Design shuzizhong, start of the top module:
module shuzizhong(
    input wire clk1,         
    input wire reset,        
    input wire ah1,          
    input wire am1,          
    input wire alarm1,       
    input wire en,           
    input wire naozhong,     
    output wire [0:6] shi,       
    output wire [0:6] ge,        
    output wire [0:6] min_shi,   
    output wire [0:6] min_ge,    
    output wire [0:6] sec_shi,   
    output wire [0:6] sec_ge,    
    output wire daodian,     
    output wire audio        
);
export LEC_CHECK = 0
export CAP_MARGIN = 10
export CELL_PAD_IN_SITES_DETAIL_PLACEMENT = 2
export CORE_MARGIN = 3
export CORE_UTILIZATION = 18
export CTS_CLUSTER_DIAMETER = 118
export CTS_CLUSTER_SIZE = 20
export GPL_ROUTABILITY_DRIVEN = 0
export GPL_TIMING_DRIVEN = 0
export MAX_ROUTING_LAYER = met5
export MIN_ROUTING_LAYER = met1
export PLACE_DENSITY_LB_ADDON = 0.1
export SLEW_MARGIN = 20
create_clock -name core_clock -period 14.2 [get_ports {clk1}]
run.sh (not shown) runs the stock make flow with config.mk's settings and CLKGATE_MAP_FILE=.
The starting point finished but fails on negative setup slack.
Change:
Settings changed: ABC_AREA from default to 1, CAP_MARGIN 10 to 20, CELL_PAD_IN_SITES_DETAIL_PLACEMENT 2 to default, CORE_MARGIN 3 to 2, CORE_UTILIZATION 18 to 69, CTS_CLUSTER_DIAMETER 118 to default, CTS_CLUSTER_SIZE 20 to default, GPL_ROUTABILITY_DRIVEN 0 to default, GPL_TIMING_DRIVEN 0 to default, MAX_ROUTING_LAYER met5 to default, MIN_ROUTING_LAYER met1 to default, PLACE_DENSITY_LB_ADDON 0.1 to default.
Clock period 14.2 ns to 29.8 ns, I/O delays scaled along.
What happened:
- This time the run produced a clean layout
- die size came out lower by well over a third
- total power falls by a quarter to a third
- worst hold slack got worse by 26 ps
- worst setup slack gains 12000 ps
Change:
Settings changed: CORE_UTILIZATION 69 to 70, CTS_CLUSTER_DIAMETER from default to 196.
Clock period 29.8 ns to 10.7 ns, I/O delays scaled along.
After rerunning: The changed run reached the layout checks and failed them: negative setup slack. Setup slack is worse by 12000 ps. Routed wire length climbs by well over a third. Die area went down slightly. Cell area came out higher by about a fifth. Power grows to 2.8 times its value. Cell count climbs by roughly a tenth. Register-to-register slack degrades by 16000 ps. Critical path depth goes up by 45. Worst hold slack gains 3.6 ps. Area after synthesis does not change. Synthesized cell count does not change.

========
shuzizhong again, from the RTL that the note above started with.
Settings: LEC_CHECK=0, CAP_MARGIN=10, CELL_PAD_IN_SITES_DETAIL_PLACEMENT=1, CELL_PAD_IN_SITES_GLOBAL_PLACEMENT=3, CORE_ASPECT_RATIO=0.67, CORE_MARGIN=2, CORE_UTILIZATION=17, GPL_ROUTABILITY_DRIVEN=0, GPL_TIMING_DRIVEN=1, MIN_ROUTING_LAYER=met1, SLEW_MARGIN=40; clock period 12.0 ns.
The baseline finished but failed the layout checks on negative setup slack.
Rerun with:
==> flow/config.mk (replaced) <==
export PLATFORM = sky130hd
export DESIGN_NAME = shuzizhong
export DESIGN_NICKNAME = shuzizhong
export VERILOG_FILES = /design/flow/design.v
export SDC_FILE = /design/flow/constraint.sdc
export NUM_CORES = 4
export LEC_CHECK = 0
export CAP_MARGIN = 20
export CORE_MARGIN = 2
export CORE_UTILIZATION = 57
export SLEW_MARGIN = 20
==> flow/constraint.sdc (replaced) <==
create_clock -name core_clock -period 12.7 [get_ports {clk1}]
set_input_delay 2.5400 -clock core_clock [delete_from_list [all_inputs] [get_ports {clk1}]]
set_output_delay 2.5400 -clock core_clock [all_outputs]
set_load 0.01 [all_outputs]
The changed run finished with negative setup slack left.
First-iteration DRC count rises by 95%.
Clock skew hardly moves.
Synthesized area does not change.
Synthesized cell count is unchanged.

========
JK:
Starting RTL as in the previous note.
Settings: LEC_CHECK=0, ABC_AREA=1, CAP_MARGIN=20, CORE_ASPECT_RATIO=0.69, CORE_MARGIN=2, CORE_UTILIZATION=72, CTS_CLUSTER_DIAMETER=387, CTS_CLUSTER_SIZE=95, PLACE_DENSITY=0.4, SLEW_MARGIN=20, TNS_END_PERCENT=10; clock period 11.2 ns.
JK completed end to end; final checks failed (setup timing).
[inputs] MS vs JK
- CORE_ASPECT_RATIO no longer set, was 0.69
- PLACE_DENSITY no longer set, was 0.4
- CTS_CLUSTER_SIZE no longer set, was 95
- CORE_UTILIZATION now 40, was 72
- ABC_AREA no longer set, was 1
- CTS_CLUSTER_DIAMETER no longer set, was 387
- TNS_END_PERCENT no longer set, was 10
- the clock period (ns, I/O delays scaled along) now 25.0, was 11.2
## What came out
MS finished all stages; the layout is clean.
Going from JK to MS, the clock power share was found to have gone up by 14 points.
Between MS and JK, it is MS whose maximum clock skew at final layout is lower, by 0.0095 ns.
Wire length shrinks by more than a quarter when moving from JK to MS.
Summary — number of gates resized after CTS, MS relative to JK: lower, by 31.
The post-layout minimum cycle time reported for MS is greater than that of JK by 6.48 ns.
Comparing path depth of the worst reg2reg path for MS and JK, the bigger number came from JK.
Of the two values seen for timing startpoint of the critical path, inst5.note_freq[4] was produced by JK and inst5.note_freq[3] by MS.
Taking JK as the reference, in MS global-route usage dropped 18 points, depth of the worst hold-timing path climbed 1.
## Diff of input files: AL against MS
- putting TNS_END_PERCENT at 40 where nothing was set
- putting ABC_AREA at 0 where nothing was set
- putting HOLD_SLACK_MARGIN at 0.12 where nothing was set
- putting CELL_PAD_IN_SITES_DETAIL_PLACEMENT at 1 where nothing was set
- putting CTS_CLUSTER_SIZE at 18 where nothing was set
- swapping 20 for 10 in CAP_MARGIN
- putting MIN_ROUTING_LAYER at met2 where nothing was set
- swapping 20 for 5 in SLEW_MARGIN
- putting GPL_ROUTABILITY_DRIVEN at 0 where nothing was set
- swapping 2 for 9 in CORE_MARGIN
- putting SETUP_SLACK_MARGIN at 1.64 where nothing was set
==> results <==
Status: combinational group share of total power parity (AL, MS). Between MS and AL, the total half-perimeter wirelength after legalization and detailed placement is lower for MS. When AL is measured against MS, its highest achievable clock rate turns out about 5% lower. Going from MS to AL, overall power consumption grows by about 6%. Post-layout utilization of the core was lower in the run labelled MS.
Inputs modified between AL and TR:
- ABC_AREA removed (was 0)
- CTS_CLUSTER_DIAMETER newly set to 378
- SLEW_MARGIN changed from 5 to 20
- CAP_MARGIN changed from 10 to 20
- HOLD_SLACK_MARGIN changed from 0.12 to -0.08
- SETUP_SLACK_MARGIN changed from 1.64 to 5.0
- CELL_PAD_IN_SITES_DETAIL_PLACEMENT removed (was 1)
- GPL_ROUTABILITY_DRIVEN removed (was 0)
- MIN_ROUTING_LAYER removed (was met2)
- CORE_MARGIN changed from 9 to 2
- CORE_UTILIZATION changed from 40 to 61
- TNS_END_PERCENT removed (was 40)
- CTS_CLUSTER_SIZE changed from 18 to 100
Results
AL ended up with sky130_fd_sc_hd__o21ai_0 as its cell type of the slowest stage on the worst timing path; TR ended up with sky130_fd_sc_hd__a221oi_1. TR vs. AL: final-layout worst hold slack went down by 0.014 ns. Per the comparison of TR with AL, worst clock skew on the final layout did not really move; worst setup slack went up; level count of the clock H-tree did not really move; internal power contribution went down. Compared with AL, in TR share of cell area taken by multi-input logic gates went up by 0.89 points, routed wire length decreased by about 20% relative to the old numbers. On post-route total power, AL loses to TR. Between AL and TR, the clock period minus worst slack is lower for TR. TR ended with more number of clock buffers in the layout than AL.

========
## run 1
Starting RTL as in the previous note.
==> flow/config.mk <==
export PLATFORM = sky130hd
export DESIGN_NAME = shuzizhong
export DESIGN_NICKNAME = shuzizhong
export VERILOG_FILES = /design/flow/design.v
export SDC_FILE = /design/flow/constraint.sdc
export NUM_CORES = 4
export LEC_CHECK = 0
export CAP_MARGIN = 20
export CELL_PAD_IN_SITES_GLOBAL_PLACEMENT = 3
export CORE_MARGIN = 2
export CORE_UTILIZATION = 25
export CTS_CLUSTER_DIAMETER = 378
export CTS_CLUSTER_SIZE = 100
export HOLD_SLACK_MARGIN = -0.08
export PLACE_DENSITY = 0.91
export SLEW_MARGIN = 20
export TNS_END_PERCENT = 20
==> flow/constraint.sdc <==
create_clock -name core_clock -period 25.0 [get_ports {clk1}]
set_input_delay 5.0000 -clock core_clock [delete_from_list [all_inputs] [get_ports {clk1}]]
set_output_delay 5.0000 -clock core_clock [all_outputs]
set_load 0.01 [all_outputs]
Inputs modified between run 1 and run 2:
Settings: CORE_UTILIZATION: 25 -> 40; CELL_PAD_IN_SITES_GLOBAL_PLACEMENT: 3 -> unset; CTS_CLUSTER_SIZE: 100 -> unset; HOLD_SLACK_MARGIN: -0.08 -> 0.27; PLACE_DENSITY: 0.91 -> unset; CTS_CLUSTER_DIAMETER: 378 -> unset; TNS_END_PERCENT: 20 -> unset; GPL_ROUTABILITY_DRIVEN: unset -> 0; CAP_MARGIN: 20 -> 35.
Results
- Number of clock sinks: run 1 vs run 2, no meaningful difference
- Of run 1 and run 2, run 2 shows the higher non-clock buffer count, with run 1 below it.
- Cell area: run 2 better than run 1
- Changes observed in run 2 relative to run 1: synthesis-to-finish area growth decreased by 2.5 points relative to the old numbers, share of cell area taken by multi-input logic gates up 1.4 points, power decreased about 1.7%, sum of met2 wire segment lengths after detailed routing went down by about 0.9%, register-to-register slack now sits higher.
- The top contributor to total power comes out the clock network in one run and registers in the other, namely in run 1 and run 2 respectively.
- From run 1 to run 2, post-synthesis share of cell area spent on full adders, half adders and majority gates did not move at all.
The following lists how run 3 was set up differently from run 2:
Settings: CTS_CLUSTER_DIAMETER now 378, previously not set; TNS_END_PERCENT now 20, previously not set; CORE_UTILIZATION now 70, was 40; CTS_CLUSTER_SIZE now 100, previously not set; CAP_MARGIN now 20, was 35; GPL_ROUTABILITY_DRIVEN no longer set, was 0; HOLD_SLACK_MARGIN now -0.08, was 0.27.
Results
- The more densely filled core belongs to run 3, not run 2.
- Delta (run 3 minus run 2): power picked up an extra 2.6%, worst-margin pin slew picked up an extra 0.23 ns, average wire per cell in the routed design picked up an extra 0.90 microns, final sequential cell count neither gained nor lost much.
- Both conditions hold for run 3: the flow ran to the end and the final layout passed the timing, DRC and antenna checks.
- First-iteration DRC count (run 3 vs. run 2) increases by more than 10%
- Between run 2 and run 3, final cell count without fillers decreased.

========
## rev 12
shuzizhong again, from the RTL that the note above started with.
make LEC_CHECK=0 ABC_AREA=1 CAP_MARGIN=20 CORE_MARGIN=2 CORE_UTILIZATION=72 CTS_CLUSTER_SIZE=95 PLACE_DENSITY=0.4 SLEW_MARGIN=20 TNS_END_PERCENT=10 finish   # period 11.2 ns
Rev 12: complete, dirty (negative setup slack)
--- input diff rev 12..rev 13 ---
Settings: a change of CORE_UTILIZATION from 72 to 65; a deleted PLACE_DENSITY that had been 0.4; a deleted TNS_END_PERCENT that had been 10; a deleted CTS_CLUSTER_SIZE that had been 95; a change of the clock period (ns, I/O delays scaled along) from 11.2 to 12.3.
To summarise rev 12: no stage aborted, but the layout did not pass its checks, failing on negative setup slack.
Rev 13 went all the way through synthesis, placement and routing and the layout is clean on timing, DRC and antenna.
Rev 13 against rev 12: number of global-route vias before repair has decreased, height of the die increased by about 5% relative to the old numbers.
Highest ir drop seen on vdd (rev 13 over rev 12): increase, 5.7%
Area of the core region on rev 13 is behind rev 12.
Against rev 12, global-route wire length before repair in rev 13 came out better.
Rev 13 vs. rev 12: worst clock skew now sits at about the same level; post-route clock period utilization now sits lower.

========
Setup of run A:
shuzizhong again, from the RTL that the note above started with.
export LEC_CHECK = 0
export ABC_AREA = 1
export CAP_MARGIN = 20
export CORE_MARGIN = 2
export CORE_UTILIZATION = 70
export CTS_CLUSTER_DIAMETER = 196
export CTS_CLUSTER_SIZE = 39
export SETUP_SLACK_MARGIN = -0.4
export SLEW_MARGIN = 20
create_clock -name core_clock -period 10.7 [get_ports {clk1}]
STATUS run=run A STAGES=ALL_DONE FINAL_CHECKS=FAILED CAUSE=setup timing
The following lists how run E was set up differently from run A:
# run A
export LEC_CHECK = 0
export ABC_AREA = 1
export CAP_MARGIN = 20
export CORE_MARGIN = 2
export CORE_UTILIZATION = 70
export CTS_CLUSTER_DIAMETER = 196
export CTS_CLUSTER_SIZE = 39
export SETUP_SLACK_MARGIN = -0.4
export SLEW_MARGIN = 20
create_clock -name core_clock -period 10.7 [get_ports {clk1}]
# run E
export LEC_CHECK = 0
export ABC_AREA = 1
export CAP_MARGIN = 20
export CORE_MARGIN = 2
export CORE_UTILIZATION = 70
export CTS_CLUSTER_DIAMETER = 201
export SLEW_MARGIN = 20
create_clock -name core_clock -period 10.7 [get_ports {clk1}]
Run E finished every stage; the final checks, however, were not passed, the failures being setup timing.
Highest achievable clock rate delta (run E − run A): unfavourable
Run A consumes less power than run E.
Taking run A as the reference, in run E proportion of power drawn by the clock network level, width of the chip level.
Run E — global-route total usage across every layer 1.9 points higher, run A as reference
NOTE: design area in run E exceeds that of run A
Diff run E..run A | final-report setup violation count | unchanged
| signal arrival time at the worst endpoint | lower: run A |

========
Setup of build 76:
shuzizhong again, from the RTL that the note above started with.
Settings: LEC_CHECK=0, ABC_AREA=1, CAP_MARGIN=20, CORE_MARGIN=2, CORE_UTILIZATION=72, CTS_CLUSTER_DIAMETER=392, CTS_CLUSTER_SIZE=95, PLACE_DENSITY=0.4, SETUP_SLACK_MARGIN=2.72, SLEW_MARGIN=20, TNS_END_PERCENT=10; clock period 11.2 ns.
Build 76: flow complete, layout not clean; failing: negative setup slack
Relative to build 76, the following input files were edited for build 85:
Settings: a deleted PLACE_DENSITY that had been 0.4; a deleted CTS_CLUSTER_DIAMETER that had been 392; a deleted SETUP_SLACK_MARGIN that had been 2.72; a deleted TNS_END_PERCENT that had been 10; a change of CORE_UTILIZATION from 72 to 70; a deleted CTS_CLUSTER_SIZE that had been 95; a change of the clock period (ns, I/O delays scaled along) from 11.2 to 13.8.
[summary]
No stage failed in build 85, and the final checks on the layout all came back clean. Build 85 vs build 76 — cell area dropped 14%. Against build 76, build 85 reports a overall track demand over capacity in global routing that is lower. Register fraction of the total cell area up 3.2 points in build 85 wrt build 76. Count of fill cells added during filler insertion | build 85 above build 76. Build 85 reports its timing endpoint of the critical path as inst5.counter[5] while build 76 reports inst5.counter[8]. Relative area change from synthesis to final layout came out lower on build 85 than on build 76. Of build 76 and build 85, the run reporting the higher routed via count divided by cell count was build 76. The higher highest clock frequency the design can meet came out of build 76.
--- input diff build 85..build 48 ---
Settings: changing CORE_UTILIZATION from 70 to 65; removing ABC_AREA (formerly 1); changing the clock period (ns, I/O delays scaled along) from 13.8 to 17.0.
==> comparison <==
Power ends up lower on build 48.
Build 48 finished every stage and its layout cleared the timing, DRC and antenna checks.
Against build 85, build 48 reports a count of instances resized after the clock tree is built that is higher.
Build 48: minimum setup slack in the final design higher than build 85
As far as number of design rule violations left after detail routing goes, build 85 and build 48 are indistinguishable; the numbers are identical.
Compared with build 85, in build 48 critical-path maximum fanout higher; chip area estimate from yosys synthesis went down by about 3%; power density of the placed cells shows a reduction of 43%; wire length of the first global-routing pass decreased 3.3%.
Build 48 ended up with registers as its dominant power group; build 85 ended up with the clock network.
Going from build 85 to build 48, detailed-routing wirelength on met1 went down 570 µm, number of global-route vias before repair went down about 6.5%.

========
Starting RTL as in the previous note.
export LEC_CHECK = 0
export CAP_MARGIN = 5
export CELL_PAD_IN_SITES_DETAIL_PLACEMENT = 0
export CORE_MARGIN = 2
export CORE_UTILIZATION = 72
export CTS_CLUSTER_DIAMETER = 377
export HOLD_SLACK_MARGIN = 0.03
export MAX_ROUTING_LAYER = met5
export PLACE_DENSITY_LB_ADDON = 0.24
export SETUP_SLACK_MARGIN = -0.78
export SLEW_MARGIN = 20
create_clock -name core_clock -period 14.6 [get_ports {clk1}]
The first run reached the layout checks and failed them: negative setup slack.
Change:
--- a/flow/config.mk
+++ b/flow/config.mk
@@ -8 +8 @@
-export CAP_MARGIN = 5
+export CAP_MARGIN = 30
@@ -10,3 +10,3 @@
-export CORE_MARGIN = 2
-export CORE_UTILIZATION = 72
-export CTS_CLUSTER_DIAMETER = 377
+export CORE_ASPECT_RATIO = 1.78
+export CORE_MARGIN = 3
+export CORE_UTILIZATION = 18
@@ -15,2 +15 @@
-export PLACE_DENSITY_LB_ADDON = 0.24
-export SETUP_SLACK_MARGIN = -0.78
+export PLACE_DENSITY = 0.87
==> flow/constraint.sdc (replaced) <==
create_clock -name core_clock -period 33.0 [get_ports {clk1}]
set_input_delay 6.6000 -clock core_clock [delete_from_list [all_inputs] [get_ports {clk1}]]
set_output_delay 6.6000 -clock core_clock [all_outputs]
set_load 0.01 [all_outputs]
Outcome:
- With this change the flow finished clean
- die area increases to 4.0 times its value
- design area rises slightly
- synthesized area stays the same
- setup slack is better by 13000 ps
- sequential share of layout area went down by 0.27 points
- clock power is lower by well over a third
- worst hold slack gets worse by 15 ps
- synthesized cell count does not change
- global-route usage decreases by 26 points
Change:
--- a/flow/config.mk
+++ b/flow/config.mk
@@ -7,0 +8 @@
+export ABC_AREA = 1
@@ -10,3 +11,4 @@
-export CORE_ASPECT_RATIO = 1.78
-export CORE_MARGIN = 3
-export CORE_UTILIZATION = 18
+export CORE_MARGIN = 2
+export CORE_UTILIZATION = 70
+export CTS_CLUSTER_DIAMETER = 231
+export CTS_CLUSTER_SIZE = 15
@@ -15 +17 @@
-export PLACE_DENSITY = 0.87
+export SETUP_SLACK_MARGIN = -0.45
==> flow/constraint.sdc (replaced) <==
create_clock -name core_clock -period 10.7 [get_ports {clk1}]
set_input_delay 2.1400 -clock core_clock [delete_from_list [all_inputs] [get_ports {clk1}]]
set_output_delay 2.1400 -clock core_clock [all_outputs]
set_load 0.01 [all_outputs]
With this change the flow reached the layout checks and failed them: negative setup slack.
Wire length is higher by a quarter to a third.
First-iteration DRC count is higher by well over a third.
Design area is higher by roughly a tenth.
Setup slack is worse by 14000 ps.
Synthesized area is higher by a few percent.
Via count is higher by about a fifth.
Cell count is lower by a few percent.
Power figures rest on the tool's default switching activity, not on a simulated workload.
